--- flow/design.v ---
module alu (input signed [31:0] in1, input signed [31:0] in2, input [3:0] opCode, input [4:0] shiftAmt, output signed [31:0] result);
	assign result = opCode == 0 ? in1 + in2 :
			opCode == 1 ? in1 - in2 :
			opCode == 2 ? in1 & in2 :
			opCode == 3 ? in1 | in2 :
			opCode == 4 ? in1 << shiftAmt :
			opCode == 5 ? in1 >> shiftAmt :
			opCode == 6 ? in1 >>> shiftAmt :
			opCode == 7 ? in1 > in2 ? 1 : 0 :
			opCode == 8 ? in1 < in2 ? 1 : 0 : 0;
endmodule
module mux (input selCh, input [31:0] inCh0, input [31:0] inCh1, output [31:0] selData);
	assign selData = selCh == 0 ? inCh0 :
			  selCh == 1 ? inCh1 : 0;
endmodule
module registerFile (input wrEnable, input [4:0] wrReg, input [31:0] wrData, input [4:0] rdReg1, output [31:0] rdData1, input [4:0] rdReg2, output [31:0] rdData2, input clk);
	reg [31:0] regFile [31:0];
	assign rdData1 = regFile[rdReg1];
	assign rdData2 = regFile[rdReg2];
	always @(posedge clk) begin if (wrEnable) begin regFile[wrReg] <= wrData; end end
endmodule
module project (input wrEnable, input [4:0] wrReg, input [4:0] rdReg1, input [4:0] rdReg2, input clk, input [3:0] opCode, input [4:0] shiftAmt, output signed [31:0] result, input selCh, input [31:0] selData);
	wire [31:0] selected;
	wire signed [31:0] rdData1;
	wire signed [31:0] rdData2;
	registerFile regFile1 (wrEnable, wrReg, selected, rdReg1, rdData1, rdReg2, rdData2, clk);
	alu alu1 (rdData1, rdData2, opCode, shiftAmt, result);
	mux m1 (selCh, selData, result, selected);
endmodule
--- flow/run.sh ---
#!/bin/bash
# the make line also repeats each setting of config.mk as NAME=value (left out here)
make -C /OpenROAD-flow-scripts/flow DESIGN_CONFIG=/design/flow/config.mk WORK_HOME=/design/flow/orfs CLKGATE_MAP_FILE= finish
--- flow/config.mk ---
export PLATFORM = sky130hd
export DESIGN_NAME = project
export DESIGN_NICKNAME = project
export VERILOG_FILES = /design/flow/design.v
export SDC_FILE = /design/flow/constraint.sdc
export NUM_CORES = 4
export LEC_CHECK = 0
export CAP_MARGIN = 20
export CELL_PAD_IN_SITES_DETAIL_PLACEMENT = 0
export CELL_PAD_IN_SITES_GLOBAL_PLACEMENT = 1
export CORE_ASPECT_RATIO = 0.66
export CORE_MARGIN = 2
export CORE_UTILIZATION = 58
export CTS_CLUSTER_SIZE = 35
export HOLD_SLACK_MARGIN = 0.28
export MAX_ROUTING_LAYER = met5
export MIN_ROUTING_LAYER = met1
export PLACE_DENSITY = 0.65
export SETUP_SLACK_MARGIN = -0.14
export SLEW_MARGIN = 35
export TNS_END_PERCENT = 35
--- flow/constraint.sdc ---
create_clock -name core_clock -period 5.62 [get_ports {clk}]
set_input_delay 1.1240 -clock core_clock [delete_from_list [all_inputs] [get_ports {clk}]]
set_output_delay 1.1240 -clock core_clock [all_outputs]
set_load 0.01 [all_outputs]
==> results of run 1 <==
-- stage by stage --
stage,hold WS (ns),util,TNS [ns]
floorplan,1.504,-,-46.51
global placement,1.966,0.6969,-928.83
detailed placement,1.960,0.6978,-975.39
CTS,1.325,0.7755,-46.42
global route,1.353,0.7874,-165.51
finish,1.319,0.7874,-300.55
-- repair_timing --
item,in CTS,in global routing
pin swaps,158,110
endpoints found under the setup margin,696,384
resized,604,156
hold buffers,0,0
cloned,36,13
buffers inserted,168,47
-- final cells by class --
class,count,area (sq um),share of cell area
antenna,4,10.01,0.0001310
timing repair buffer,1371,13810,0.1807
multi-input combinational,2355,26800,0.3507
clock buffer,99,2350,0.03075
clock inverter,70,715.7,0.009366
tap,1282,1604,0.02099
inverter,99,376.6,0.004928
sequential,1024,30750,0.4024
-- metal layers --
layer	GRT usage	wire length (microns)
met1	0.6759	89680
met2	0.7410	111900
met3	0.2565	55750
met4	0.3281	28750
met5	0	186
==> Slide: Implementation Results, run 1 <==
Flow Results at a Glance

Status
  • Outcome: finished with violations
  • Set of violated layout checks: negative setup slack

Logic synthesis
  • Share of synthesized cell area in full adder, half adder and majority cells: 0.02195
  • EDFF count, synth: ~1000
  • Number of synthesized register bits: a little over 1000
  • Synth Seq Share: 0.5437
  • Area of the mapped netlist: 56550 sq um
  • Post-Synth Simple-Gate Area: 0.04916
  • Most frequent cells after synthesis: 1024 x sky130_fd_sc_hd__edfxtp_1, 447 x sky130_fd_sc_hd__mux4_2, 415 x sky130_fd_sc_hd__mux2i_1
  • Most frequently used cell type in the post-synthesis netlist: sky130_fd_sc_hd__edfxtp_1
  • Fraction of post-synthesis cell area in the top cell type by area: 0.5437
  • Number of cells produced by synthesis: between 3000 and 4000
  • Post-synth cell types: 89
  • Area fraction in mux cells: 0.2584
  • Average instance area after synthesis: ~15 sq um
  • Post-synthesis share of cell area spent on and-or and or-and gates: 0.08949
  • Dominant non-sequential cell family after synthesis: multiplexers
  • Xor/xnor share: 0.004801
  • Most common flop cell mapped by yosys: sky130_fd_sc_hd__edfxtp_1
  • Library cell occupying the most area in the post-synthesis netlist: sky130_fd_sc_hd__edfxtp_1
  • Chip area in the Yosys report: 56550 sq um
  • Count of instantiated cells in the yosys netlist: 3769
  • Syn_nets: 3926
  • Proportion of register bits with asynchronous set or reset after synthesis: 0
  • Yosys Warn Count: 1
  • Top area cell types: sky130_fd_sc_hd__edfxtp_1 54%, sky130_fd_sc_hd__mux4_2 18%, sky130_fd_sc_hd__mux2i_1 7.3%

Placed design
  • HPWL after detailed placement: 161700 microns
  • Final RePlAce weighted congestion: around 1.1
  • Instance area after placement: 67720 sq um
  • Pre-CTS setup slack: -2.264 ns
  • Total of buffers placed on input and output ports: 90
  • Placed cell count: roughly 5900

Flow run
  • Count of warning messages emitted by the tools: around 97
  • Maximum Capacitance Violations: 0

Clock tree
  • Maximum buffer depth of the clock tree: 3
  • CTS H-Tree Depth: 3
  • Clk ins delay skew pair: 0.76 ns
  • Register clock-pin slew on the reported worst setup and hold paths: ~0.080 ns
  • Number of sinks driven by the clock tree: 1024
  • CTS tree: built
  • Cts bufs inserted: 92
  • Master cell of the clock root buffer: sky130_fd_sc_hd__clkbuf_16

Setup path
  • Critical path depth: 23
  • CP required: 4.50 ns
  • Critical path's most frequent cell: sky130_fd_sc_hd__buf_4
  • CP Data Arrival Time: between 6 and 7 ns
  • Start of the worst register-to-register path: regFile1.regFile[20][1]
  • Startpoint Class: input port
  • Crit-path max FO: 8
  • Critical path cell sequence: buf_16, buf_12, buf_4, mux2i_2, a22oi_1, nand3_1, nand4_1, buf_4, inv_1, ha_1, buf_4, o21bai_4, a221o_1, o2111a_2, o21ai_4, buf_6, a211oi_4, o21ai_4, a2111oi_2, o31ai_2, and3_4, o31ai_4, buf_2
  • Worst-case reg-to-reg path depth: 22
  • Category of the worst setup path capture point: primary output
  • Slowest Stage Delay on Critical Path: 0.57 ns
  • Path type of the worst setup path: in2out
  • Number of buffer and inverter stages on the critical path: 8
  • Cell with the biggest individual delay on the critical path: sky130_fd_sc_hd__mux2i_2
  • Worst setup path endpoint: result[31]
  • Top delay family on crit path: AND-OR/OR-AND gates
  • Crit Reg-Reg Endpoint: regFile1.regFile[2][31]
  • Setup slack, reg-to-reg: -0.48 ns
  • Launch point of the critical path: rdReg1[2]

Global route
  • Via count of the first global-routing pass: between 40000 and 50000
  • Wire length of the first global-routing pass: 372400 microns
  • Overall fraction of global-route tracks in use: 0.5332
  • Number of antenna violations at the first check in global routing: 9
  • Largest net degree at the start of global routing: approximately 55
  • Global route overflow: 0

Min path
  • Classification of the worst-slack hold path: in2reg
  • Worst hold path startpoint: selData[23]
  • Number of cells traversed by the worst hold path: 3
  • Hold endpoint: regFile1.regFile[13][23]

Drt
  • DR vias: roughly 51000
  • DRT Pass-1 Iters: 14
  • Detailed-route wire length per cell: 45.41 microns
  • Routed via count divided by cell count: 8.141
  • Detailed router's first-iteration violation count: 10290
  • Remaining design rule violation count: 0
  • Routed Wire Length: around 290000 microns
  • Detail Route Antenna Nets: 0

Power
  • Gate power share: 0.288
  • Internal power summed over all cells: 14.89 mW
  • Maximum vdd drop: 0.3302 mV
  • Power per cell area: 285.2 nW/um^2
  • Switching power: 6.907 mW
  • Switching power as a share of total power: 0.3169
  • Power of the combinational group: 6.27 mW
  • Flip-flop and latch power: about 8.7 mW
  • Clock share of power: 0.314
  • Leakage Power: ~28 nW
  • Part of the total power dissipated in sequential elements: 0.398
  • Total power consumption of the routed design: 21.80 mW
  • Leading power group: registers
  • Clock group: 6.84 mW

Die
  • Die ar.: 100100 sq um
  • Number of I/O pins: 91
  • Number of placement rows: 93
  • Core area: 97050 sq um
  • Horizontal die dimension: 388.4 microns
  • Vertical die size: 257.7 microns
  • Fp util: 0.5828

Timing
  • Final Hold Violating Endpoints: 0
  • Final setup margin: -1.958 ns
  • Time the final worst path needs with I/O delays and setup: 7.578 ns
  • Final-report max-slew violation count: 0
  • Setup violation total in the final timing report: roughly 830
  • Max transition margin: 0.2292
  • RSZ-0062 raised after global routing: yes
  • Final clock skew: 0.07591 ns
  • Max Fclk: 0.1320 GHz
  • Fraction of the cycle the final worst path needs: 1.348
  • Measured slew at the worst slew-check pin: 1.156 ns

Final layout
  • Layout Area Growth over Synthesis: 35.12%
  • Post-layout net count: just over 5000
  • Count of placed standard cells in the final layout, fillers left out: 6304
  • Fill count: 5027
  • Post-route cell area: ~76000 sq um
==> run 2, diff against run 1 <==
Settings changed: CAP_MARGIN 20 to 30, CELL_PAD_IN_SITES_DETAIL_PLACEMENT 0 to 2, CELL_PAD_IN_SITES_GLOBAL_PLACEMENT 1 to 3, CORE_ASPECT_RATIO 0.66 to unset, CORE_MARGIN 2 to 10, CORE_UTILIZATION 58 to 28, CTS_CLUSTER_DIAMETER set to 198, CTS_CLUSTER_SIZE 35 to unset, GPL_ROUTABILITY_DRIVEN set to 1, GPL_TIMING_DRIVEN set to 0, HOLD_SLACK_MARGIN 0.28 to unset, MAX_ROUTING_LAYER met5 to unset, MIN_ROUTING_LAYER met1 to unset, PLACE_DENSITY 0.65 to unset, PLACE_DENSITY_LB_ADDON set to 0.09, SETUP_SLACK_MARGIN -0.14 to 2.62, SLEW_MARGIN 35 to 20, TNS_END_PERCENT 35 to 55.
Clock period 5.62 ns to 10.7 ns, I/O delays scaled along.
==> Slide: Implementation Results, run 2 <==
Flow Results at a Glance

Status
  • Outcome: timing/DRC/antenna clean (was finished with violations)

Global route
  • Overall fraction of global-route tracks in use: 0.2990 (was 0.5332)
  • Largest net degree at the start of global routing: 33 (was 55)
  • Via count of the first global-routing pass: 45410 (was 48710)
  • Number of antenna violations at the first check in global routing: 10 (was 9)
  • Global route overflow: 0 (unchanged)
  • Wire length of the first global-routing pass: 448800 microns (was 372400 microns)

Setup path
  • Slowest Stage Delay on Critical Path: 0.90 ns (was 0.57 ns)
  • CP required: 8.56 ns (was 4.50 ns)
  • Critical path's most frequent cell: sky130_fd_sc_hd__nand2_1 (was sky130_fd_sc_hd__buf_4)
  • Worst setup path endpoint: result[9] (was result[31])
  • Top delay family on crit path: simple AND/OR/NAND/NOR gates (was AND-OR/OR-AND gates)
  • Critical path cell sequence: clkdlybuf4s50_1, clkinv_1, nand2_1, nor2_1, nor2_1, nor2_2, nand2_1, o221ai_1, a222oi_1, nand2_1, clkdlybuf4s50_1 (was buf_16, buf_12, buf_4, mux2i_2, a22oi_1, nand3_1, nand4_1, buf_4, inv_1, ha_1, buf_4, o21bai_4, a221o_1, o2111a_2, o21ai_4, buf_6, a211oi_4, o21ai_4, a2111oi_2, o31ai_2, and3_4, o31ai_4, buf_2)
  • Startpoint Class: input port (unchanged)
  • Start of the worst register-to-register path: regFile1.regFile[31][4] (was regFile1.regFile[20][1])
  • Crit Reg-Reg Endpoint: regFile1.regFile[30][31] (was regFile1.regFile[2][31])
  • Category of the worst setup path capture point: primary output (unchanged)
  • CP Data Arrival Time: 7.45 ns (was 6.45 ns)
  • Worst-case reg-to-reg path depth: 19 (was 22)
  • Launch point of the critical path: opCode[0] (was rdReg1[2])
  • Setup slack, reg-to-reg: 4.50 ns (was -0.48 ns)
  • Number of buffer and inverter stages on the critical path: 3 (was 8)
  • Path type of the worst setup path: in2out (unchanged)
  • Crit-path max FO: 10 (was 8)
  • Cell with the biggest individual delay on the critical path: sky130_fd_sc_hd__a222oi_1 (was sky130_fd_sc_hd__mux2i_2)
  • Critical path depth: 11 (was 23)

Timing
  • Final setup margin: 1.113 ns (was -1.958 ns)
  • RSZ-0062 raised after global routing: yes (unchanged)
  • Final clock skew: 0.03838 ns (was 0.07591 ns)
  • Final-report max-slew violation count: 0 (unchanged)
  • Max Fclk: roughly 0.10 GHz
  • Final Hold Violating Endpoints: 0 (unchanged)
  • Measured slew at the worst slew-check pin: 1.109 ns (was 1.156 ns)
  • Setup violation total in the final timing report: 0 (was 827)
  • Fraction of the cycle the final worst path needs: 0.8960 (was 1.348)
  • Time the final worst path needs with I/O delays and setup: roughly 9.6 ns
  • Max transition margin: 0.2395 (was 0.2292)

Power
  • Leakage Power: 26.21 nW (was 28.35 nW)
  • Power of the combinational group: 3.06 mW (was 6.27 mW)
  • Clock group: 3.81 mW (was 6.84 mW)
  • Power per cell area: 150.4 nW/um^2 (was 285.2 nW/um^2)
  • Gate power share: 0.267 (was 0.288)
  • Internal power summed over all cells: 7.814 mW (was 14.89 mW)
  • Clock share of power: 0.334 (was 0.314)
  • Part of the total power dissipated in sequential elements: 0.399 (was 0.398)
  • Switching power: 3.619 mW (was 6.907 mW)
  • Leading power group: registers (unchanged)
  • Maximum vdd drop: 0.1283 mV (was 0.3302 mV)
  • Switching power as a share of total power: 0.3166 (was 0.3169)
  • Flip-flop and latch power: 4.56 mW (was 8.69 mW)

Flow run
  • Maximum Capacitance Violations: 0 (unchanged)
  • Count of warning messages emitted by the tools: 94 (was 97)

Logic synthesis
  • Most frequent cells after synthesis: 1024 x sky130_fd_sc_hd__edfxtp_1, 447 x sky130_fd_sc_hd__mux4_2, 415 x sky130_fd_sc_hd__mux2i_1 (unchanged)
  • Library cell occupying the most area in the post-synthesis netlist: sky130_fd_sc_hd__edfxtp_1 (unchanged)
  • Top area cell types: sky130_fd_sc_hd__edfxtp_1 54%, sky130_fd_sc_hd__mux4_2 18%, sky130_fd_sc_hd__mux2i_1 7.3% (unchanged)
  • Dominant non-sequential cell family after synthesis: multiplexers (unchanged)
  • Number of synthesized register bits: 1024 (unchanged)
  • Fraction of post-synthesis cell area in the top cell type by area: 0.5437 (unchanged)
  • Post-synthesis share of cell area spent on and-or and or-and gates: 0.08949 (unchanged)
  • Most common flop cell mapped by yosys: sky130_fd_sc_hd__edfxtp_1 (unchanged)
  • Count of instantiated cells in the yosys netlist: 3769 (unchanged)
  • Proportion of register bits with asynchronous set or reset after synthesis: 0 (unchanged)
  • Syn_nets: 3926 (unchanged)
  • Average instance area after synthesis: 15.01 sq um (unchanged)
  • Yosys Warn Count: 1 (unchanged)
  • Area of the mapped netlist: 56550 sq um (unchanged)
  • Number of cells produced by synthesis: 3769 (unchanged)
  • Post-Synth Simple-Gate Area: 0.04916 (unchanged)
  • Chip area in the Yosys report: 56550 sq um (unchanged)
  • Post-synth cell types: 89 (unchanged)
  • EDFF count, synth: 1024 (unchanged)
  • Synth Seq Share: 0.5437 (unchanged)
  • Xor/xnor share: 0.004801 (unchanged)
  • Area fraction in mux cells: 0.2584 (unchanged)
  • Most frequently used cell type in the post-synthesis netlist: sky130_fd_sc_hd__edfxtp_1 (unchanged)
  • Share of synthesized cell area in full adder, half adder and majority cells: 0.02195 (unchanged)

Final layout
  • Multi-input gate area: 26560 sq um (was 26800 sq um)
  • Layout Area Growth over Synthesis: 34.41% (was 35.12%)
  • Reg area: 30750 sq um (unchanged)
  • Post-layout net count: 4611 (was 5100)
  • Share of the core filled with cells: 0.3795 (was 0.7874)
  • Fill count: 19610 (was 5027)

Min path
  • Worst hold path startpoint: regFile1.regFile[12][21] (was selData[23])
  • Hold endpoint: regFile1.regFile[8][27] (was regFile1.regFile[13][23])
  • Number of cells traversed by the worst hold path: 9 (was 3)
  • Classification of the worst-slack hold path: reg2reg (was in2reg)

Die
  • Number of I/O pins: 91 (unchanged)
  • Horizontal die dimension: 469.4 microns (was 388.4 microns)
  • Die ar.: 220400 sq um (was 100100 sq um)
  • Fp util: 0.2824 (was 0.5828)
  • Core area: 200300 sq um (was 97050 sq um)
  • Number of placement rows: 164 (was 93)
  • Vertical die size: 469.4 microns (was 257.7 microns)

Drt
  • Routed Wire Length: 342600 microns (was 286300 microns)
  • DRT Pass-1 Iters: 6 (was 14)
  • Routed via count divided by cell count: 6.165 (was 8.141)
  • Detailed router's first-iteration violation count: 5709 (was 10290)
  • Detail Route Antenna Nets: 0 (unchanged)
  • Detailed-route wire length per cell: 47.54 microns (was 45.41 microns)
  • DR vias: 44420 (was 51320)
  • Remaining design rule violation count: 0 (unchanged)

Clock tree
  • Register clock-pin slew on the reported worst setup and hold paths: 0.06 ns (was 0.08 ns)
  • Maximum buffer depth of the clock tree: 3 (unchanged)
  • Number of sinks driven by the clock tree: 1024 (unchanged)
  • Cts bufs inserted: 110 (was 92)
  • Master cell of the clock root buffer: sky130_fd_sc_hd__clkbuf_16 (unchanged)
  • # hold bufs at CTS: 0 (unchanged)
  • CTS tree: built (unchanged)
  • Clk ins delay skew pair: 0.76 ns (about the same)
  • CTS H-Tree Depth: 3 (unchanged)

Placed design
  • Pre-CTS setup slack: -2.830 ns (was -2.264 ns)
  • HPWL after detailed placement: 254500 microns (was 161700 microns)
  • Total of buffers placed on input and output ports: 78 (was 90)
  • Final RePlAce weighted congestion: 0.9619 (was 1.117)
-- run 2: stage by stage --
stage               hold WS [ns]  instance area [sq um]  cells  total power [mW]  setup TNS [ns]
finish                     2.059                  76010   7205             11.43               0
global route               2.094                  76010   7204             11.71               0
CTS                        2.031                  74860   7132             11.31               0
detailed placement         1.999                  65660   6676             7.061          -86.82
global placement           2.494                  61560   6503             6.947        -1339.32
floorplan                  1.715                  57450   3769             5.871               0
-- run 2: area by class of cell --
| type | instances | share of cell area |
|---|---|---|
| Timing Repair Buffer | 573 | 0.1021 |
| Clock buffer | 136 | 0.03750 |
| Multi-Input combinational cell | 2347 | 0.3494 |
| Inverter | 99 | 0.005383 |
| Tap cell | 2656 | 0.04372 |
| Clock inverter | 66 | 0.007720 |
| Antenna cell | 5 | 0.0001646 |
| Buffer | 299 | 0.04948 |
| Sequential cell | 1024 | 0.4045 |
-- run 2: timing repair --
action | in CTS | in global routing
buffers inserted | 247 | 67
resized | 701 | 177
pin swaps | 83 | 67
gates cloned | 7 | 1
endpoints found under the setup margin | 1056 | 32
-- run 2: metal layers --
metal,global-route usage,share of wire,up-vias
met5,0,0,-
li1,-,-,16950
met4,0.1441,0.058,0
met3,0.03313,0.060,573
met2,0.5024,0.48,2169
met1,0.3839,0.40,24730
==> run 3, diff against run 2 <==
Settings changed: CAP_MARGIN 30 to 5, CELL_PAD_IN_SITES_DETAIL_PLACEMENT 2 to 1, CELL_PAD_IN_SITES_GLOBAL_PLACEMENT 3 to unset, CORE_MARGIN 10 to 2, CORE_UTILIZATION 28 to 40, CTS_CLUSTER_DIAMETER 198 to unset, GPL_ROUTABILITY_DRIVEN 1 to unset, GPL_TIMING_DRIVEN 0 to unset, HOLD_SLACK_MARGIN set to 0.06, MAX_ROUTING_LAYER set to met4, MIN_ROUTING_LAYER set to met2, PLACE_DENSITY_LB_ADDON 0.09 to unset, SETUP_SLACK_MARGIN 2.62 to unset, TNS_END_PERCENT 55 to 90.
Clock period 10.7 ns to 10.0 ns, I/O delays scaled along.
==> Slide: Implementation Results, run 3 <==
Flow Results at a Glance

Status
  • Outcome: finished with violations (was timing/DRC/antenna clean)
  • Set of violated layout checks: negative setup slack

Logic synthesis
  • Post-synthesis share of cell area spent on and-or and or-and gates: 0.08949 (unchanged)
  • Xor/xnor share: 0.004801 (unchanged)
  • Number of synthesized register bits: 1024 (unchanged)
  • Dominant non-sequential cell family after synthesis: multiplexers (unchanged)
  • Number of cells produced by synthesis: 3769 (unchanged)
  • Post-Synth Simple-Gate Area: 0.04916 (unchanged)
  • Fraction of post-synthesis cell area in the top cell type by area: 0.5437 (unchanged)
  • Area fraction in mux cells: 0.2584 (unchanged)
  • Yosys Warn Count: 1 (unchanged)
  • Average instance area after synthesis: 15.01 sq um (unchanged)
  • Most frequently used cell type in the post-synthesis netlist: sky130_fd_sc_hd__edfxtp_1 (unchanged)
  • Share of synthesized cell area in full adder, half adder and majority cells: 0.02195 (unchanged)
  • Chip area in the Yosys report: 56550 sq um (unchanged)
  • Most frequent cells after synthesis: 1024 x sky130_fd_sc_hd__edfxtp_1, 447 x sky130_fd_sc_hd__mux4_2, 415 x sky130_fd_sc_hd__mux2i_1 (unchanged)
  • Count of instantiated cells in the yosys netlist: 3769 (unchanged)
  • Synth Seq Share: 0.5437 (unchanged)
  • Top area cell types: sky130_fd_sc_hd__edfxtp_1 54%, sky130_fd_sc_hd__mux4_2 18%, sky130_fd_sc_hd__mux2i_1 7.3% (unchanged)
  • Proportion of register bits with asynchronous set or reset after synthesis: 0 (unchanged)
  • Post-synth cell types: 89 (unchanged)
  • Area of the mapped netlist: 56550 sq um (unchanged)
  • Library cell occupying the most area in the post-synthesis netlist: sky130_fd_sc_hd__edfxtp_1 (unchanged)
  • EDFF count, synth: 1024 (unchanged)
  • Most common flop cell mapped by yosys: sky130_fd_sc_hd__edfxtp_1 (unchanged)
  • Syn_nets: 3926 (unchanged)

Power
  • Maximum vdd drop: 0.1363 mV (was 0.1283 mV)
  • Power of the combinational group: 2.65 mW (was 3.06 mW)
  • Leading power group: registers (unchanged)
  • Power per cell area: 175.3 nW/um^2 (was 150.4 nW/um^2)
  • Flip-flop and latch power: 4.88 mW (was 4.56 mW)
  • Leakage Power: 23.40 nW (was 26.21 nW)
  • Gate power share: 0.225 (was 0.267)
  • Switching power: 3.535 mW (was 3.619 mW)
  • Clock share of power: 0.360 (was 0.334)
  • Part of the total power dissipated in sequential elements: 0.415 (was 0.399)
  • Internal power summed over all cells: 8.229 mW (was 7.814 mW)
  • Clock group: 4.24 mW (was 3.81 mW)
  • Switching power as a share of total power: 0.3005 (was 0.3166)

Global route
  • Global-route track usage on met2: 0.6269 (was 0.5024)
  • Number of antenna violations at the first check in global routing: 4 (was 10)
  • Global routing usage on met3: 0.6520 (was 0.03313)
  • Layer carrying the most global-route usage: met3 (was met2)
  • Global route overflow: 0 (unchanged)
  • Via count of the first global-routing pass: 62450 (was 45410)
  • Wire length of the first global-routing pass: 353500 microns (was 448800 microns)
  • Overall fraction of global-route tracks in use: 0.5406 (was 0.2990)
  • Largest net degree at the start of global routing: 60 (was 33)
  • Routing usage on met1: 0 (was 0.3839)

Timing
  • Final Hold Violating Endpoints: 0 (unchanged)
  • RSZ-0062 raised after global routing: yes (unchanged)
  • Measured slew at the worst slew-check pin: 1.259 ns (was 1.109 ns)
  • Final clock skew: 0.04813 ns (was 0.03838 ns)
  • Setup violation total in the final timing report: 2 (was 0)
  • Final setup margin: -0.07859 ns (was 1.113 ns)
  • Max transition margin: 0.1606 (was 0.2395)
  • Fraction of the cycle the final worst path needs: 1.008 (was 0.8960)
  • Max Fclk: 0.09922 GHz
  • Final-report max-slew violation count: 0 (unchanged)
  • Time the final worst path needs with I/O delays and setup: 10.08 ns

Setup path
  • Number of buffer and inverter stages on the critical path: 7 (was 3)
  • Cell with the biggest individual delay on the critical path: sky130_fd_sc_hd__a2111oi_0 (was sky130_fd_sc_hd__a222oi_1)
  • Critical path's most frequent cell: sky130_fd_sc_hd__buf_4 (was sky130_fd_sc_hd__nand2_1)
  • Worst setup path endpoint: result[20] (was result[9])
  • Launch point of the critical path: rdReg1[0] (was opCode[0])
  • Top delay family on crit path: AND-OR/OR-AND gates (was simple AND/OR/NAND/NOR gates)
  • Critical path depth: 17 (was 11)
  • Crit Reg-Reg Endpoint: regFile1.regFile[4][31] (was regFile1.regFile[30][31])
  • Slowest Stage Delay on Critical Path: 1.14 ns (was 0.90 ns)
  • Start of the worst register-to-register path: regFile1.regFile[31][2] (was regFile1.regFile[31][4])
  • Critical path cell sequence: clkdlybuf4s50_1, buf_12, and2_2, buf_4, a22oi_1, nand2_1, o22ai_1, a211oi_2, buf_4, inv_1, mux4_2, nand2_1, o221ai_1, a2111oi_0, buf_4, o22ai_1, clkdlybuf4s50_1 (was clkdlybuf4s50_1, clkinv_1, nand2_1, nor2_1, nor2_1, nor2_2, nand2_1, o221ai_1, a222oi_1, nand2_1, clkdlybuf4s50_1)
  • Setup slack, reg-to-reg: 3.83 ns (was 4.50 ns)
  • Worst-case reg-to-reg path depth: 19 (unchanged)
  • Crit-path max FO: 20 (was 10)
  • CP Data Arrival Time: 8.08 ns (was 7.45 ns)
  • Path type of the worst setup path: in2out (unchanged)
  • CP required: 8.00 ns (was 8.56 ns)
  • Startpoint Class: input port (unchanged)
  • Category of the worst setup path capture point: primary output (unchanged)

Die
  • Die ar.: 144400 sq um (was 220400 sq um)
  • Core area: 139900 sq um (was 200300 sq um)
  • Number of placement rows: 137 (was 164)
  • Fp util: 0.4043 (was 0.2824)
  • Vertical die size: 380.0 microns (was 469.4 microns)
  • Number of I/O pins: 91 (unchanged)
  • Horizontal die dimension: 380.0 microns (was 469.4 microns)

Drt
  • Detailed-route wire length per cell: 41.49 microns (was 47.54 microns)
  • Remaining design rule violation count: 0 (unchanged)
  • DR vias: 54450 (was 44420)
  • Routed via count divided by cell count: 8.816 (was 6.165)
  • Detail Route Antenna Nets: 0 (unchanged)
  • Routed Wire Length: 256200 microns (was 342600 microns)
  • DRT Pass-1 Iters: 17 (was 6)
  • Detailed router's first-iteration violation count: 14390 (was 5709)

Clock tree
  • Clk ins delay skew pair: 0.73 ns (was 0.76 ns)
  • CTS tree: built (unchanged)
  • Master cell of the clock root buffer: sky130_fd_sc_hd__clkbuf_16 (unchanged)
  • Register clock-pin slew on the reported worst setup and hold paths: 0.07 ns (was 0.06 ns)
  • Number of sinks driven by the clock tree: 1024 (unchanged)
  • CTS H-Tree Depth: 3 (unchanged)
  • Maximum buffer depth of the clock tree: 3 (unchanged)
  • Cts bufs inserted: 102 (was 110)

Placed design
  • Pre-CTS setup slack: -0.4836 ns (was -2.830 ns)
  • Placed cell count: 5932 (was 6676)
  • Total of buffers placed on input and output ports: 90 (was 78)
  • Final RePlAce weighted congestion: 1.110 (was 0.9619)
  • HPWL after detailed placement: 167700 microns (was 254500 microns)

Min path
  • Worst hold path startpoint: regFile1.regFile[26][0] (was regFile1.regFile[12][21])
  • Hold endpoint: regFile1.regFile[11][0] (was regFile1.regFile[8][27])
  • Number of cells traversed by the worst hold path: 8 (was 9)
  • Classification of the worst-slack hold path: reg2reg (unchanged)

Flow run
  • Maximum Capacitance Violations: 0 (unchanged)
  • Count of warning messages emitted by the tools: 94 (unchanged)

Final layout
  • Post-layout net count: 4325 (was 4611)
  • Share of the core filled with cells: 0.4798 (was 0.3795)
  • Count of placed standard cells in the final layout, fillers left out: 6176 (was 7205)
  • Layout Area Growth over Synthesis: 18.67% (was 34.41%)
-- run 3: area by class of cell --
type                    count  area, sq um
diodes                     48        120.1
clock buffers             119         2638
clock inverters            69        945.9
fillers                 13650        72760
inverters                  99        371.6
multi-input cells        2347        24550
flip-flops and latches   1024        30750
well taps                1876         2347
repair buffers            594         5393
-- run 3: stage by stage --
| stage | total power, mW | setup TNS, ns | cell area, sq um | hold slack (ns) |
|---|---|---|---|---|
| 6_report | 11.76 | -0.08861 | 67110 | 2.178 |
| 5_1_grt | 11.95 | -0.09360 | 67060 | 2.260 |
| 4_1_cts | 11.50 | 0 | 66680 | 2.036 |
| 3_5_place_dp | 7.393 | -0.5098 | 63050 | 2.025 |
| 3_3_place_gp | 7.387 | -0.4756 | 63030 | 2.066 |
| 2_1_floorplan | 6.213 | 0 | 56550 | 1.712 |
-- run 3: routing by layer --
layer | up-vias | wire (microns)
li1 | 16240 | -
met1 | 16860 | 0
met2 | 18520 | 120700
met3 | 2824 | 103800
met4 | 0 | 31730
met5 | - | 0
-- run 3: what timing repair did --
action,CTS,global route
pin swaps,0,8
hold buffers,0,0
cloned,0,3
endpoints found under the setup margin,2,10
buffers inserted,0,5
resized,11,48
==> run 4, diff against run 3 <==
Settings changed: CAP_MARGIN 5 to 20, CELL_PAD_IN_SITES_DETAIL_PLACEMENT 1 to 0, CELL_PAD_IN_SITES_GLOBAL_PLACEMENT set to 0, CORE_ASPECT_RATIO set to 1.02, CORE_UTILIZATION 40 to 70, CTS_CLUSTER_SIZE set to 35, HOLD_SLACK_MARGIN 0.06 to 0.28, MAX_ROUTING_LAYER met4 to met5, MIN_ROUTING_LAYER met2 to met1, PLACE_DENSITY set to 0.64, SETUP_SLACK_MARGIN set to 0.65, TNS_END_PERCENT 90 to 35.
Clock period 10.0 ns to 7.24 ns, I/O delays scaled along.
==> Slide: Implementation Results, run 4 <==
Key Metrics from the Run

Status
  • Outcome: stopped before the end (was finished with violations)
  • Stage where the flow stopped: 5_1_grt
  • Stop err: [ERROR GRT-0116] Global routing finished with congestion. Check the congestion regions in the DRC Viewer.

Die
  • Die ar.: 83080 sq um (was 144400 sq um)
  • Horizontal die dimension: 285.4 microns (was 380.0 microns)
  • Core area: 80270 sq um (was 139900 sq um)
  • Vertical die size: 291.1 microns (was 380.0 microns)
  • Number of placement rows: 105 (was 137)
  • Fp util: 0.7045 (was 0.4043)
  • Number of I/O pins: 91 (unchanged)

Clock tree
  • Master cell of the clock root buffer: sky130_fd_sc_hd__clkbuf_16 (unchanged)
  • Number of sinks driven by the clock tree: 1024 (unchanged)
  • # hold bufs at CTS: 0 (unchanged)
  • Maximum buffer depth of the clock tree: 3 (unchanged)
  • Cts bufs inserted: 99 (was 102)
  • CTS H-Tree Depth: 3 (unchanged)

Logic synthesis
  • Syn_nets: 3926 (unchanged)
  • EDFF count, synth: 1024 (unchanged)
  • Number of synthesized register bits: 1024 (unchanged)
  • Number of cells produced by synthesis: 3769 (unchanged)
  • Most frequently used cell type in the post-synthesis netlist: sky130_fd_sc_hd__edfxtp_1 (unchanged)
  • Library cell occupying the most area in the post-synthesis netlist: sky130_fd_sc_hd__edfxtp_1 (unchanged)
  • Most frequent cells after synthesis: 1024 x sky130_fd_sc_hd__edfxtp_1, 447 x sky130_fd_sc_hd__mux4_2, 415 x sky130_fd_sc_hd__mux2i_1 (unchanged)
  • Area of the mapped netlist: 56550 sq um (unchanged)
  • Xor/xnor share: 0.004801 (unchanged)
  • Area fraction in mux cells: 0.2584 (unchanged)
  • Proportion of register bits with asynchronous set or reset after synthesis: 0 (unchanged)
  • Chip area in the Yosys report: 56550 sq um (unchanged)
  • Count of instantiated cells in the yosys netlist: 3769 (unchanged)
  • Yosys Warn Count: 1 (unchanged)
  • Share of synthesized cell area in full adder, half adder and majority cells: 0.02195 (unchanged)
  • Dominant non-sequential cell family after synthesis: multiplexers (unchanged)
  • Most common flop cell mapped by yosys: sky130_fd_sc_hd__edfxtp_1 (unchanged)
  • Average instance area after synthesis: 15.01 sq um (unchanged)
  • Post-Synth Simple-Gate Area: 0.04916 (unchanged)
  • Top area cell types: sky130_fd_sc_hd__edfxtp_1 54%, sky130_fd_sc_hd__mux4_2 18%, sky130_fd_sc_hd__mux2i_1 7.3% (unchanged)
  • Post-synthesis share of cell area spent on and-or and or-and gates: 0.08949 (unchanged)
  • Post-synth cell types: 89 (unchanged)
  • Synth Seq Share: 0.5437 (unchanged)
  • Fraction of post-synthesis cell area in the top cell type by area: 0.5437 (unchanged)

Placed design
  • Final RePlAce weighted congestion: 1.114 (was 1.110)
  • HPWL after detailed placement: 164800 microns (was 167700 microns)
  • Total of buffers placed on input and output ports: 90 (unchanged)
  • Instance area after placement: 64860 sq um (was 63050 sq um)

Global route
  • Overall fraction of global-route tracks in use: 0.8947
  • Global route overflow: roughly 620
## run 4: per-layer routing
layer	global-route usage	overflow
met1	0.8971	47
met2	0.9711	252
met3	0.8336	73
met4	0.8786	243
met5	0.6459	5
## run 4: metrics by stage
| step | power (mW) | setup slack [ns] | hold slack [ns] | instances |
|---|---|---|---|---|
| after floorplan | 8.671 | 0.3026 | 1.717 | 3769 |
| after global placement | 10.32 | -1.421 | 1.957 | 5431 |
| after detailed placement | 10.45 | -1.569 | 1.960 | 5437 |
| after CTS | 16.26 | -0.3716 | 1.667 | 5796 |
## run 4: repair_timing
action | 4_1_cts
buffers inserted | 156
gates cloned | 27
setup endpoints to repair | 384
resized | 762
pin swaps | 174
==> run 5, diff against run 4 <==
Settings changed: CAP_MARGIN 20 to 40, CELL_PAD_IN_SITES_DETAIL_PLACEMENT 0 to 1, CELL_PAD_IN_SITES_GLOBAL_PLACEMENT 0 to 2, CORE_ASPECT_RATIO 1.02 to 0.98, CORE_MARGIN 2 to 3, CORE_UTILIZATION 70 to 40, CTS_CLUSTER_SIZE 35 to unset, GPL_ROUTABILITY_DRIVEN set to 1, MAX_ROUTING_LAYER met5 to unset, MIN_ROUTING_LAYER met1 to unset, PLACE_DENSITY 0.64 to unset, SETUP_SLACK_MARGIN 0.65 to -0.36, TNS_END_PERCENT 35 to 90.
Clock period 7.24 ns to 9.86 ns, I/O delays scaled along.
==> Slide: Implementation Results, run 5 <==
Flow Results at a Glance

Status
  • Outcome: finished with violations (was stopped before the end)
  • Set of violated layout checks: negative setup slack

Logic synthesis
  • Dominant non-sequential cell family after synthesis: multiplexers (unchanged)
  • Share of synthesized cell area in full adder, half adder and majority cells: 0.02195 (unchanged)
  • Synth Seq Share: 0.5437 (unchanged)
  • Number of synthesized register bits: 1024 (unchanged)
  • Proportion of register bits with asynchronous set or reset after synthesis: 0 (unchanged)
  • Xor/xnor share: 0.004801 (unchanged)
  • Post-synthesis share of cell area spent on and-or and or-and gates: 0.08949 (unchanged)
  • Most common flop cell mapped by yosys: sky130_fd_sc_hd__edfxtp_1 (unchanged)
  • Chip area in the Yosys report: 56550 sq um (unchanged)
  • Most frequently used cell type in the post-synthesis netlist: sky130_fd_sc_hd__edfxtp_1 (unchanged)
  • Count of instantiated cells in the yosys netlist: 3769 (unchanged)
  • Area of the mapped netlist: 56550 sq um (unchanged)
  • Yosys Warn Count: 1 (unchanged)
  • Average instance area after synthesis: 15.01 sq um (unchanged)
  • Top area cell types: sky130_fd_sc_hd__edfxtp_1 54%, sky130_fd_sc_hd__mux4_2 18%, sky130_fd_sc_hd__mux2i_1 7.3% (unchanged)
  • Area fraction in mux cells: 0.2584 (unchanged)
  • Most frequent cells after synthesis: 1024 x sky130_fd_sc_hd__edfxtp_1, 447 x sky130_fd_sc_hd__mux4_2, 415 x sky130_fd_sc_hd__mux2i_1 (unchanged)
  • Library cell occupying the most area in the post-synthesis netlist: sky130_fd_sc_hd__edfxtp_1 (unchanged)
  • Fraction of post-synthesis cell area in the top cell type by area: 0.5437 (unchanged)
  • Post-synth cell types: 89 (unchanged)
  • EDFF count, synth: 1024 (unchanged)
  • Post-Synth Simple-Gate Area: 0.04916 (unchanged)
  • Syn_nets: 3926 (unchanged)
  • Number of cells produced by synthesis: 3769 (unchanged)

Global route
  • Number of antenna violations at the first check in global routing: 8
  • Via count of the first global-routing pass: 41840
  • Global route overflow: 0
  • Wire length of the first global-routing pass: 337200 microns
  • Largest net degree at the start of global routing: 61
  • Overall fraction of global-route tracks in use: 0.3323

Power
  • Part of the total power dissipated in sequential elements: 0.430
  • Power per cell area: 170.4 nW/um^2
  • Flip-flop and latch power: 4.95 mW
  • Maximum vdd drop: roughly 0.17 mV
  • Switching power as a share of total power: 0.2886
  • Internal power summed over all cells: 8.187 mW
  • Power of the combinational group: 2.51 mW
  • Clock share of power: 0.352
  • Clock group: 4.05 mW
  • Switching power: approximately 3.3 mW
  • Gate power share: 0.218
  • Leading power group: registers
  • Leakage Power: ~24 nW
  • Total power consumption of the routed design: 11.51 mW

Flow run
  • Maximum Capacitance Violations: 0
  • Count of warning messages emitted by the tools: 92

Die
  • Vertical die size: 378.2 microns (was 291.1 microns)
  • Number of placement rows: 135 (was 105)
  • Number of I/O pins: 91 (unchanged)
  • Core area: 139400 sq um (was 80270 sq um)
  • Horizontal die dimension: 385.8 microns (was 285.4 microns)
  • Die ar.: 145900 sq um (was 83080 sq um)
  • Fp util: 0.4058 (was 0.7045)

Timing
  • Measured slew at the worst slew-check pin: approximately 1.1 ns
  • Setup violation total in the final timing report: 1
  • Max transition margin: 0.2857
  • Final Hold Violating Endpoints: 0
  • Final-report max-slew violation count: 0
  • Final clock skew: 0.1017 ns
  • Setup TNS Final: -0.1470 ns
  • Final setup margin: -0.1470 ns
  • Hold Worst Slack: around 2.2 ns
  • Fraction of the cycle the final worst path needs: 1.015
  • Time the final worst path needs with I/O delays and setup: 10.01 ns
  • Max Fclk: 0.09993 GHz

Clock tree
  • Clk ins delay skew pair: 0.78 ns
  • Master cell of the clock root buffer: sky130_fd_sc_hd__clkbuf_16 (unchanged)
  • CTS H-Tree Depth: 3 (unchanged)
  • Register clock-pin slew on the reported worst setup and hold paths: 0.06 ns
  • Cts bufs inserted: 110 (was 99)
  • Number of sinks driven by the clock tree: 1024 (unchanged)
  • Maximum buffer depth of the clock tree: 3 (unchanged)
  • Count of cells resized by post-cts repair: 0 (was 762)
  • Buffers inserted by post-CTS timing repair: 0 (was 156)
  • # hold bufs at CTS: 0 (unchanged)
  • CTS tree: built

Setup path
  • Startpoint Class: input port
  • Crit-path max FO: 13
  • Crit Reg-Reg Endpoint: regFile1.regFile[1][31]
  • CP Data Arrival Time: between 8 and 9 ns
  • Cell with the biggest individual delay on the critical path: sky130_fd_sc_hd__a211oi_2
  • Top delay family on crit path: simple AND/OR/NAND/NOR gates
  • Critical path's most frequent cell: sky130_fd_sc_hd__buf_4
  • Start of the worst register-to-register path: regFile1.regFile[31][4]
  • Path type of the worst setup path: in2out
  • Worst-case reg-to-reg path depth: 19
  • Worst setup path endpoint: result[0]
  • Slowest Stage Delay on Critical Path: 0.64 ns
  • CP required: 7.89 ns
  • Category of the worst setup path capture point: primary output
  • Setup slack, reg-to-reg: 3.55 ns
  • Critical path cell sequence: clkdlybuf4s50_1, buf_12, nor2b_4, buf_12, a22oi_1, nand2_1, o22ai_1, a211oi_2, ha_1, or4_1, buf_4, nor4_1, buf_4, nand3_1, nor3_1, buf_4, nor4_1, a21oi_1, and2_1, o31ai_1, a221oi_2, nor2_1, clkdlybuf4s50_1
  • Launch point of the critical path: rdReg1[0]
  • Critical path depth: 23
  • Number of buffer and inverter stages on the critical path: 7

Placed design
  • Total of buffers placed on input and output ports: 90 (unchanged)
  • Pre-CTS setup slack: -0.04626 ns (was -1.569 ns)
  • Final RePlAce weighted congestion: 0.9815 (was 1.114)
  • HPWL after detailed placement: 174400 microns (was 164800 microns)

Drt
  • Detail Route Antenna Nets: 0
  • DR vias: 41200
  • DRT Pass-1 Iters: 6
  • Routed via count divided by cell count: 6.695
  • Detailed router's first-iteration violation count: 5105
  • Remaining design rule violation count: 0
  • Detailed-route wire length per cell: ~40 microns
  • Routed Wire Length: 244600 microns

Min path
  • Number of cells traversed by the worst hold path: 10
  • Worst hold path startpoint: regFile1.regFile[6][11]
  • Classification of the worst-slack hold path: reg2reg
  • Hold endpoint: regFile1.regFile[19][11]

Final layout
  • Post-layout net count: 4367
  • Layout Area Growth over Synthesis: 19.40%
  • Fill count: 13530
  • Share of the core filled with cells: 0.4846
[run 5: through the flow]
stage / instance area, sq um / cells
finish: 67530 / 6154
global route: 67510 / 6149
CTS: 67420 / 6143
detailed placement: 63900 / 5941
global placement: 63090 / 5905
floorplan: 56550 / 3769
[run 5: area by class of cell]
| cell class | instances | area (sq um) | share of cell area |
|---|---|---|---|
| diodes | 5 | 12.51 | 0.0001853 |
| well taps | 1849 | 2313 | 0.03426 |
| repair buffers | 628 | 6175 | 0.09144 |
| flip-flops and latches | 1024 | 30750 | 0.4554 |
| clock buffers | 131 | 2853 | 0.04225 |
| clock inverters | 71 | 670.6 | 0.009932 |
| multi-input cells | 2347 | 24380 | 0.3611 |
| inverters | 99 | 371.6 | 0.005503 |
[run 5: layer usage]
layer	vias up	part of all wire	global-route usage
li1	16390	-	-
met1	22250	0.42	0.4707
met2	2176	0.47	0.5285
met3	386	0.077	0.04825
met4	0	0.036	0.1069
met5	-	0	0
==> run 6, diff against run 5 <==
Settings changed: CAP_MARGIN 40 to 5, CELL_PAD_IN_SITES_GLOBAL_PLACEMENT 2 to unset, CORE_ASPECT_RATIO 0.98 to unset, CORE_MARGIN 3 to 7, CORE_UTILIZATION 40 to 39, GPL_ROUTABILITY_DRIVEN 1 to unset, HOLD_SLACK_MARGIN 0.28 to 0.06, MAX_ROUTING_LAYER set to met4, MIN_ROUTING_LAYER set to met2, SETUP_SLACK_MARGIN -0.36 to unset.
Clock period 9.86 ns to 6.69 ns, I/O delays scaled along.
==> Slide: Implementation Results, run 6 <==
Flow Results at a Glance

Status
  • Outcome: finished with violations (unchanged)
  • Set of violated layout checks: negative setup slack (unchanged)

Logic synthesis
  • Dominant non-sequential cell family after synthesis: multiplexers (unchanged)
  • Count of instantiated cells in the yosys netlist: 3769 (unchanged)
  • Most common flop cell mapped by yosys: sky130_fd_sc_hd__edfxtp_1 (unchanged)
  • Top area cell types: sky130_fd_sc_hd__edfxtp_1 54%, sky130_fd_sc_hd__mux4_2 18%, sky130_fd_sc_hd__mux2i_1 7.3% (unchanged)
  • Most frequent cells after synthesis: 1024 x sky130_fd_sc_hd__edfxtp_1, 447 x sky130_fd_sc_hd__mux4_2, 415 x sky130_fd_sc_hd__mux2i_1 (unchanged)
  • EDFF count, synth: 1024 (unchanged)
  • Library cell occupying the most area in the post-synthesis netlist: sky130_fd_sc_hd__edfxtp_1 (unchanged)
  • Chip area in the Yosys report: 56550 sq um (unchanged)
  • Most frequently used cell type in the post-synthesis netlist: sky130_fd_sc_hd__edfxtp_1 (unchanged)
  • Synth Seq Share: 0.5437 (unchanged)
  • Post-synthesis share of cell area spent on and-or and or-and gates: 0.08949 (unchanged)
  • Number of synthesized register bits: 1024 (unchanged)
  • Average instance area after synthesis: 15.01 sq um (unchanged)
  • Yosys Warn Count: 1 (unchanged)
  • Area of the mapped netlist: 56550 sq um (unchanged)
  • Syn_nets: 3926 (unchanged)
  • Post-Synth Simple-Gate Area: 0.04916 (unchanged)
  • Share of synthesized cell area in full adder, half adder and majority cells: 0.02195 (unchanged)
  • Proportion of register bits with asynchronous set or reset after synthesis: 0 (unchanged)
  • Fraction of post-synthesis cell area in the top cell type by area: 0.5437 (unchanged)
  • Area fraction in mux cells: 0.2584 (unchanged)
  • Number of cells produced by synthesis: 3769 (unchanged)
  • Post-synth cell types: 89 (unchanged)
  • Xor/xnor share: 0.004801 (unchanged)

Setup path
  • Path type of the worst setup path: in2out (unchanged)
  • Start of the worst register-to-register path: regFile1.regFile[4][0] (was regFile1.regFile[31][4])
  • Setup slack, reg-to-reg: -0.24 ns (was 3.55 ns)
  • Worst setup path endpoint: result[31] (was result[0])
  • Crit-path max FO: 7 (was 13)
  • Worst-case reg-to-reg path depth: 39 (was 19)
  • Critical path's most frequent cell: sky130_fd_sc_hd__buf_12 (was sky130_fd_sc_hd__buf_4)
  • Critical path depth: 23 (unchanged)
  • Cell with the biggest individual delay on the critical path: sky130_fd_sc_hd__mux4_2 (was sky130_fd_sc_hd__a211oi_2)
  • Slowest Stage Delay on Critical Path: 0.55 ns (was 0.64 ns)
  • CP Data Arrival Time: 6.38 ns (was 8.04 ns)
  • Startpoint Class: input port (unchanged)
  • Launch point of the critical path: rdReg2[0] (was rdReg1[0])
  • Top delay family on crit path: AND-OR/OR-AND gates (was simple AND/OR/NAND/NOR gates)
  • CP required: 5.35 ns (was 7.89 ns)
  • Critical path cell sequence: buf_16, buf_12, buf_12, buf_12, mux4_2, mux4_2, mux2i_1, buf_6, buf_12, ha_4, buf_6, o21ai_4, o21ai_4, a41oi_4, o21bai_4, a311o_1, a31oi_4, o21ai_2, a211o_1, and3_4, o31ai_4, buf_12, buf_6 (was clkdlybuf4s50_1, buf_12, nor2b_4, buf_12, a22oi_1, nand2_1, o22ai_1, a211oi_2, ha_1, or4_1, buf_4, nor4_1, buf_4, nand3_1, nor3_1, buf_4, nor4_1, a21oi_1, and2_1, o31ai_1, a221oi_2, nor2_1, clkdlybuf4s50_1)
  • Number of buffer and inverter stages on the critical path: 9 (was 7)
  • Category of the worst setup path capture point: primary output (unchanged)
  • Crit Reg-Reg Endpoint: regFile1.regFile[3][19] (was regFile1.regFile[1][31])

Timing
  • Max transition margin: 0.1747 (was 0.2857)
  • Final-report max-slew violation count: 0 (unchanged)
  • Final Hold Violating Endpoints: 0 (unchanged)
  • Final clock skew: 0.05566 ns (was 0.1017 ns)
  • Setup violation total in the final timing report: 64 (was 1)
  • Final setup margin: -1.030 ns (was -0.1470 ns)
  • Hold Worst Slack: 1.509 ns (was 2.167 ns)
  • RSZ-0062 raised after global routing: yes
  • Measured slew at the worst slew-check pin: 1.235 ns (was 1.071 ns)
  • Max Fclk: 0.1295 GHz
  • Fraction of the cycle the final worst path needs: 1.154 (was 1.015)
  • Time the final worst path needs with I/O delays and setup: 7.720 ns

Power
  • Switching power: 5.760 mW (was 3.321 mW)
  • Clock share of power: 0.323 (was 0.352)
  • Clock group: 6.02 mW (was 4.05 mW)
  • Gate power share: 0.285 (was 0.218)
  • Flip-flop and latch power: 7.29 mW (was 4.95 mW)
  • Internal power summed over all cells: 12.86 mW (was 8.187 mW)
  • Leakage Power: 27.72 nW (was 23.67 nW)
  • Switching power as a share of total power: 0.3094 (was 0.2886)
  • Maximum vdd drop: 0.2452 mV (was 0.1741 mV)
  • Leading power group: registers (unchanged)
  • Power of the combinational group: 5.31 mW (was 2.51 mW)
  • Part of the total power dissipated in sequential elements: 0.392 (was 0.430)
  • Power per cell area: 245.9 nW/um^2 (was 170.4 nW/um^2)

Drt
  • Remaining design rule violation count: 0 (unchanged)
  • Routed Wire Length: 272500 microns (was 244600 microns)
  • DRT Pass-1 Iters: 17 (was 6)
  • Routed via count divided by cell count: 8.474 (was 6.695)
  • Detail Route Antenna Nets: 0 (unchanged)
  • DR vias: 58520 (was 41200)
  • Detailed-route wire length per cell: 39.45 microns (was 39.74 microns)
  • Detailed router's first-iteration violation count: 15440 (was 5105)

Clock tree
  • CTS H-Tree Depth: 3 (unchanged)
  • Maximum buffer depth of the clock tree: 3 (unchanged)
  • Clk ins delay skew pair: 0.75 ns (was 0.78 ns)
  • CTS tree: built (unchanged)
  • Master cell of the clock root buffer: sky130_fd_sc_hd__clkbuf_16 (unchanged)
  • Register clock-pin slew on the reported worst setup and hold paths: 0.07 ns (was 0.06 ns)
  • Number of sinks driven by the clock tree: 1024 (unchanged)
  • Cts bufs inserted: 103 (was 110)
  • # hold bufs at CTS: 0 (unchanged)

Global route
  • Via count of the first global-routing pass: 66940 (was 41840)
  • Number of antenna violations at the first check in global routing: 6 (was 8)
  • Largest net degree at the start of global routing: 60 (was 61)
  • Overall fraction of global-route tracks in use: 0.5238 (was 0.3323)
  • Wire length of the first global-routing pass: 374700 microns (was 337200 microns)
  • Global route overflow: 0 (unchanged)

Flow run
  • Count of warning messages emitted by the tools: 94 (was 92)
  • Maximum Capacitance Violations: 0 (unchanged)

Die
  • Horizontal die dimension: 394.8 microns (was 385.8 microns)
  • Core area: 143800 sq um (was 139400 sq um)
  • Die ar.: 155900 sq um (was 145900 sq um)
  • Number of I/O pins: 91 (unchanged)
  • Fp util: 0.3932 (was 0.4058)
  • Vertical die size: 394.8 microns (was 378.2 microns)
  • Number of placement rows: 139 (was 135)

Placed design
  • Instance area after placement: 67900 sq um (was 63900 sq um)
  • Final RePlAce weighted congestion: 1.136 (was 0.9815)
  • HPWL after detailed placement: 180800 microns (was 174400 microns)
  • Total of buffers placed on input and output ports: 90 (unchanged)

Final layout
  • Layout Area Growth over Synthesis: 33.86% (was 19.40%)
  • Post-layout net count: 5019 (was 4367)
  • Fill count: 13820 (was 13530)
  • Post-route cell area: 75700 sq um (was 67530 sq um)

Min path
  • Hold endpoint: regFile1.regFile[4][0] (was regFile1.regFile[19][11])
  • Number of cells traversed by the worst hold path: 4 (was 10)
  • Worst hold path startpoint: selCh (was regFile1.regFile[6][11])
  • Classification of the worst-slack hold path: in2reg (was reg2reg)
==> run 6: per-layer routing <==
metal / share of wire / track usage / wire [microns]
met5: 0 / - / 0
met2: 0.46 / 0.5966 / 124600
met4: 0.14 / 0.2052 / 38950
met1: 0 / - / 0
met3: 0.40 / 0.6336 / 108900
==> run 6: stage by stage <==
step / instances / util / TNS (ns) / total power, mW / setup slack (ns)
finish: 6906 / 0.5263 / -46.50 / 18.62 / -1.030
global route: 6890 / 0.5261 / -51.30 / 18.89 / -1.095
CTS: 6810 / 0.5180 / -36.93 / 17.95 / -0.8817
detailed placement: 6468 / 0.4721 / -318.67 / 11.67 / -1.947
global placement: 6467 / 0.4719 / -306.35 / 11.65 / -1.969
floorplan: 3769 / - / -0.03938 / 9.372 / -0.02794
==> run 6: repair_timing <==
action	CTS	global route
gates resized	487	147
endpoints found under the setup margin	64	64
buffers inserted	144	41
hold endpoints to repair	0	0
pin swaps	126	86
gates cloned	16	4
==> run 6: area by class of cell <==
cell class / count / area, sq um / share of cell area
diodes: 55 / 137.6 / 0.001818
clock buffers: 129 / 2675 / 0.03534
clock inverters: 62 / 669.4 / 0.008843
inverters: 99 / 387.9 / 0.005124
multi-input cells: 2347 / 26110 / 0.3449
flip-flops and latches: 1024 / 30750 / 0.4062
well taps: 1903 / 2381 / 0.03145
repair buffers: 1287 / 12590 / 0.1663
==> run 7, diff against run 6 <==
Settings changed: CAP_MARGIN 5 to 20, CELL_PAD_IN_SITES_DETAIL_PLACEMENT 1 to unset, CORE_MARGIN 7 to 2, CORE_UTILIZATION 39 to 59, CTS_CLUSTER_SIZE set to 55, HOLD_SLACK_MARGIN 0.06 to unset, MAX_ROUTING_LAYER met4 to unset, MIN_ROUTING_LAYER met2 to unset, TNS_END_PERCENT 90 to unset.
Clock period 6.69 ns to 5.49 ns, I/O delays scaled along.
==> Slide: Implementation Results, run 7 <==
Key Metrics from the Run

Clock tree
  • Maximum buffer depth of the clock tree: 3 (unchanged)
  • # hold bufs at CTS: 0 (unchanged)
  • CTS H-Tree Depth: 3 (unchanged)
  • Cts bufs inserted: 101 (was 103)
  • Number of sinks driven by the clock tree: 1024 (unchanged)
  • Master cell of the clock root buffer: sky130_fd_sc_hd__clkbuf_16 (unchanged)

Die
  • Horizontal die dimension: 313.6 microns (was 394.8 microns)
  • Fp util: 0.5952 (was 0.3932)
  • Vertical die size: 313.6 microns (was 394.8 microns)
  • Die ar.: 98350 sq um (was 155900 sq um)
  • Number of I/O pins: 91 (unchanged)
  • Core area: 95010 sq um (was 143800 sq um)
  • Number of placement rows: 113 (was 139)

Logic synthesis
  • Number of cells produced by synthesis: 3769 (unchanged)
  • Most frequently used cell type in the post-synthesis netlist: sky130_fd_sc_hd__edfxtp_1 (unchanged)
  • Yosys Warn Count: 1 (unchanged)
  • Area fraction in mux cells: 0.2584 (unchanged)
  • Share of synthesized cell area in full adder, half adder and majority cells: 0.02195 (unchanged)
  • Post-Synth Simple-Gate Area: 0.04916 (unchanged)
  • EDFF count, synth: 1024 (unchanged)
  • Chip area in the Yosys report: 56550 sq um (unchanged)
  • Most frequent cells after synthesis: 1024 x sky130_fd_sc_hd__edfxtp_1, 447 x sky130_fd_sc_hd__mux4_2, 415 x sky130_fd_sc_hd__mux2i_1 (unchanged)
  • Number of synthesized register bits: 1024 (unchanged)
  • Library cell occupying the most area in the post-synthesis netlist: sky130_fd_sc_hd__edfxtp_1 (unchanged)
  • Area of the mapped netlist: 56550 sq um (unchanged)
  • Syn_nets: 3926 (unchanged)
  • Proportion of register bits with asynchronous set or reset after synthesis: 0 (unchanged)
  • Top area cell types: sky130_fd_sc_hd__edfxtp_1 54%, sky130_fd_sc_hd__mux4_2 18%, sky130_fd_sc_hd__mux2i_1 7.3% (unchanged)
  • Fraction of post-synthesis cell area in the top cell type by area: 0.5437 (unchanged)
  • Synth Seq Share: 0.5437 (unchanged)
  • Most common flop cell mapped by yosys: sky130_fd_sc_hd__edfxtp_1 (unchanged)
  • Count of instantiated cells in the yosys netlist: 3769 (unchanged)
  • Post-synthesis share of cell area spent on and-or and or-and gates: 0.08949 (unchanged)
  • Xor/xnor share: 0.004801 (unchanged)
  • Dominant non-sequential cell family after synthesis: multiplexers (unchanged)
  • Average instance area after synthesis: 15.01 sq um (unchanged)
  • Post-synth cell types: 89 (unchanged)

Placed design
  • Placed cell count: 5963 (was 6468)
  • Total of buffers placed on input and output ports: 90 (unchanged)
  • HPWL after detailed placement: 157200 microns (was 180800 microns)
  • Final RePlAce weighted congestion: 1.084 (was 1.136)
  • Instance area after placement: 68010 sq um (was 67900 sq um)

Status
  • Outcome: stopped before the end (was finished with violations)
  • Stage where the flow stopped: 5_1_grt
==> run 7: per-stage QoR <==
stage / worst slack [ns] / hold slack, ns / power, mW
2_1_floorplan: -0.7474 / 1.478 / 11.46
3_3_place_gp: -2.276 / 1.984 / 13.80
3_5_place_dp: -2.365 / 2.018 / 13.88
4_1_cts: -1.217 / 1.286 / 21.61
==> run 7: timing repair <==
| action | in CTS |
|---|---|
| gates cloned | 34 |
| endpoints found under the setup margin | 811 |
| gates resized | 558 |
| pin swaps | 143 |
| setup buffers | 148 |
==> run 8, diff against run 7 <==
Settings changed: CORE_UTILIZATION 59 to 58, CTS_CLUSTER_SIZE 55 to 57, HOLD_SLACK_MARGIN set to 0.29, PLACE_DENSITY_LB_ADDON set to 0.09, SETUP_SLACK_MARGIN set to 1.62.
==> Slide: Implementation Results, run 8 <==
Key Metrics from the Run

Logic synthesis
  • Synth Seq Share: 0.5437 (unchanged)
  • Number of cells produced by synthesis: 3769 (unchanged)
  • Post-Synth Simple-Gate Area: 0.04916 (unchanged)
  • Share of synthesized cell area in full adder, half adder and majority cells: 0.02195 (unchanged)
  • Most frequently used cell type in the post-synthesis netlist: sky130_fd_sc_hd__edfxtp_1 (unchanged)
  • Syn_nets: 3926 (unchanged)
  • Top area cell types: sky130_fd_sc_hd__edfxtp_1 54%, sky130_fd_sc_hd__mux4_2 18%, sky130_fd_sc_hd__mux2i_1 7.3% (unchanged)
  • Fraction of post-synthesis cell area in the top cell type by area: 0.5437 (unchanged)
  • Post-synthesis share of cell area spent on and-or and or-and gates: 0.08949 (unchanged)
  • Dominant non-sequential cell family after synthesis: multiplexers (unchanged)
  • Post-synth cell types: 89 (unchanged)
  • Area fraction in mux cells: 0.2584 (unchanged)
  • Chip area in the Yosys report: 56550 sq um (unchanged)
  • Area of the mapped netlist: 56550 sq um (unchanged)
  • Yosys Warn Count: 1 (unchanged)
  • Xor/xnor share: 0.004801 (unchanged)
  • Most common flop cell mapped by yosys: sky130_fd_sc_hd__edfxtp_1 (unchanged)
  • Count of instantiated cells in the yosys netlist: 3769 (unchanged)
  • Number of synthesized register bits: 1024 (unchanged)
  • EDFF count, synth: 1024 (unchanged)
  • Library cell occupying the most area in the post-synthesis netlist: sky130_fd_sc_hd__edfxtp_1 (unchanged)
  • Average instance area after synthesis: 15.01 sq um (unchanged)
  • Most frequent cells after synthesis: 1024 x sky130_fd_sc_hd__edfxtp_1, 447 x sky130_fd_sc_hd__mux4_2, 415 x sky130_fd_sc_hd__mux2i_1 (unchanged)
  • Proportion of register bits with asynchronous set or reset after synthesis: 0 (unchanged)

Die
  • Vertical die size: 316.3 microns (was 313.6 microns)
  • Fp util: 0.5848 (was 0.5952)
  • Number of placement rows: 114 (was 113)
  • Horizontal die dimension: 316.3 microns (was 313.6 microns)
  • Core area: 96710 sq um (was 95010 sq um)
  • Number of I/O pins: 91 (unchanged)
  • Die ar.: 100000 sq um (was 98350 sq um)

Clock tree
  • CTS H-Tree Depth: 3 (unchanged)
  • Number of sinks driven by the clock tree: 1024 (unchanged)
  • # hold bufs at CTS: 0 (unchanged)
  • Cts bufs inserted: 102 (was 101)
  • Master cell of the clock root buffer: sky130_fd_sc_hd__clkbuf_16 (unchanged)
  • Maximum buffer depth of the clock tree: 3 (unchanged)

Status
  • Outcome: stopped before the end (unchanged)
  • Stage where the flow stopped: 5_1_grt (unchanged)

Placed design
  • Total of buffers placed on input and output ports: 90 (unchanged)
  • Instance area after placement: 68530 sq um (was 68010 sq um)
  • Pre-CTS setup slack: -2.832 ns (was -2.365 ns)
  • HPWL after detailed placement: 165800 microns (was 157200 microns)
  • Final RePlAce weighted congestion: 1.071 (was 1.084)
run 8: repair_timing:
item,4_1_cts
pin swaps,138
setup endpoints to repair,1056
endpoints found under the hold margin,0
buffers inserted,127
gates resized,633
cloned,33
run 8: metrics by stage:
| stage | total power, mW | std cells |
|---|---|---|
| after floorplan | 11.43 | 3769 |
| after global placement | 13.88 | 6007 |
| after detailed placement | 13.97 | 6007 |
| after CTS | 21.65 | 6352 |
==> run 9, diff against run 8 <==
Settings changed: ABC_AREA set to 1, CAP_MARGIN 20 to 40, CELL_PAD_IN_SITES_DETAIL_PLACEMENT set to 0, CELL_PAD_IN_SITES_GLOBAL_PLACEMENT set to 2, CORE_ASPECT_RATIO set to 0.98, CORE_MARGIN 2 to 3, CORE_UTILIZATION 58 to 28, CTS_CLUSTER_SIZE 57 to unset, GPL_ROUTABILITY_DRIVEN set to 1, GPL_TIMING_DRIVEN set to 0, HOLD_SLACK_MARGIN 0.29 to 0.09, PLACE_DENSITY_LB_ADDON 0.09 to unset, SETUP_SLACK_MARGIN 1.62 to -0.36, SLEW_MARGIN 20 to 35, TNS_END_PERCENT set to 90.
Clock period 5.49 ns to 9.86 ns, I/O delays scaled along.
==> Slide: Implementation Results, run 9 <==
Flow Results at a Glance

Setup path
  • Top delay family on crit path: simple AND/OR/NAND/NOR gates
  • Launch point of the critical path: rdReg2[0]
  • Category of the worst setup path capture point: primary output
  • Critical path's most frequent cell: sky130_fd_sc_hd__nand2_1
  • CP required: around 8 ns
  • Setup slack, reg-to-reg: 3.75 ns

Logic synthesis
  • Post-synthesis share of cell area spent on and-or and or-and gates: 0.1115 (was 0.08949)
  • Most frequent cells after synthesis: 1892 x sky130_fd_sc_hd__nand2_1, 1310 x sky130_fd_sc_hd__nand3_1, 1024 x sky130_fd_sc_hd__edfxtp_1 (was 1024 x sky130_fd_sc_hd__edfxtp_1, 447 x sky130_fd_sc_hd__mux4_2, 415 x sky130_fd_sc_hd__mux2i_1)
  • EDFF count, synth: 1024 (unchanged)
  • Syn_nets: 7219 (was 3926)
  • Count of instantiated cells in the yosys netlist: 7062 (was 3769)
  • Chip area in the Yosys report: 59410 sq um (was 56550 sq um)
  • Number of cells produced by synthesis: 7062 (was 3769)
  • Synth Seq Share: 0.5176 (was 0.5437)
  • Area of the mapped netlist: 59410 sq um (was 56550 sq um)
  • Dominant non-sequential cell family after synthesis: simple AND/OR/NAND/NOR gates (was multiplexers)
  • Proportion of register bits with asynchronous set or reset after synthesis: 0 (unchanged)
  • Post-synth cell types: 47 (was 89)
  • Yosys Warn Count: 1 (unchanged)
  • Library cell occupying the most area in the post-synthesis netlist: sky130_fd_sc_hd__edfxtp_1 (unchanged)
  • Post-Synth Simple-Gate Area: 0.2853 (was 0.04916)

Timing
  • Setup violation total in the final timing report: 14
  • Hold Worst Slack: 2.035 ns
  • Time the final worst path needs with I/O delays and setup: slightly above 10 ns
  • Final clock skew: just over 0.06 ns
  • Final-report max-slew violation count: 0
  • Final setup margin: -0.3404 ns
  • Measured slew at the worst slew-check pin: 0.9424 ns
  • Setup TNS Final: -2.996 ns

Power
  • Leading power group: registers
  • Leakage Power: 29.59 nW
  • Flip-flop and latch power: 4.93 mW
  • Part of the total power dissipated in sequential elements: 0.381
  • Switching power: 4.587 mW
  • Clock share of power: 0.370
  • Power per cell area: 168.5 nW/um^2
  • Power of the combinational group: about 3.2 mW
  • Maximum vdd drop: 0.1360 mV
  • Internal power summed over all cells: 8.351 mW
  • Gate power share: 0.249

Clock tree
  • Register clock-pin slew on the reported worst setup and hold paths: 0.06 ns
  • # hold bufs at CTS: 0 (unchanged)
  • Number of sinks driven by the clock tree: 1024 (unchanged)

Drt
  • Routed via count divided by cell count: 6.363
  • Routed Wire Length: a little under 500000 microns
  • Detail Route Antenna Nets: 0
  • Detailed router's first-iteration violation count: 12750
  • DR vias: 66890
  • Remaining design rule violation count: 0
  • DRT Pass-1 Iters: 9

Final layout
  • Reg area: between 30000 and 40000 sq um
  • Count of placed standard cells in the final layout, fillers left out: 10510
  • Post-layout net count: 7724
  • Multi-input gate area: 25780 sq um

Min path
  • Worst hold path startpoint: selCh
  • Classification of the worst-slack hold path: in2reg

Placed design
  • Final RePlAce weighted congestion: 0.9975 (was 1.071)
  • Placed cell count: 10210 (was 6007)
  • Total of buffers placed on input and output ports: 78 (was 90)
  • HPWL after detailed placement: 363800 microns (was 165800 microns)

Global route
  • Largest net degree at the start of global routing: 33
  • Wire length of the first global-routing pass: 612300 microns
  • Overall fraction of global-route tracks in use: 0.4303
  • Via count of the first global-routing pass: ~60000

Die
  • Horizontal die dimension: 471.3 microns (was 316.3 microns)
  • Vertical die size: 462.0 microns (was 316.3 microns)
  • Number of I/O pins: 91 (unchanged)
  • Fp util: 0.2829 (was 0.5848)

Status
  • Set of violated layout checks: negative setup slack
  • Outcome: finished with violations (was stopped before the end)

Flow run
  • Maximum Capacitance Violations: 0
## run 9: final cells by class
| type | count | area share |
|---|---|---|
| clock inverters | 73 | 0.008472 |
| well taps | 2772 | 0.04516 |
| multi-input cells | 5245 | 0.3356 |
| clock buffers | 159 | 0.04433 |
| diodes | 75 | 0.002444 |
| flip-flops and latches | 1024 | 0.4004 |
| inverters | 271 | 0.01339 |
| plain buffers | 508 | 0.04079 |
| repair buffers | 386 | 0.1094 |
## run 9: timing repair
item / 4_1_cts / 5_1_grt
cloned: 0 / 1
pin swaps: 2 / 4
setup buffers: 0 / 6
endpoints found under the setup margin: 24 / 17
gates resized: 112 / 121
## run 9: metal layers
layer / vias to the layer above / track usage / wire length, microns
met3: 1550 / 0.1731 / 65420
met1: 33380 / 0.5514 / 187900
met4: 60 / 0.2927 / 39620
met5: - / 0.001975 / 502
met2: 5972 / 0.5886 / 189700
li1: 25930 / - / -
## run 9: per-stage QoR
stage	util	setup slack, ns
final	0.3657	-0.3404
after global routing	0.3649	-0.3853
after CTS	0.3626	-0.3717
after detailed placement	0.3417	-2.004
after global placement	0.3032	-3.681
after floorplan	-	1.805
Power and IR drop assume default switching activity.
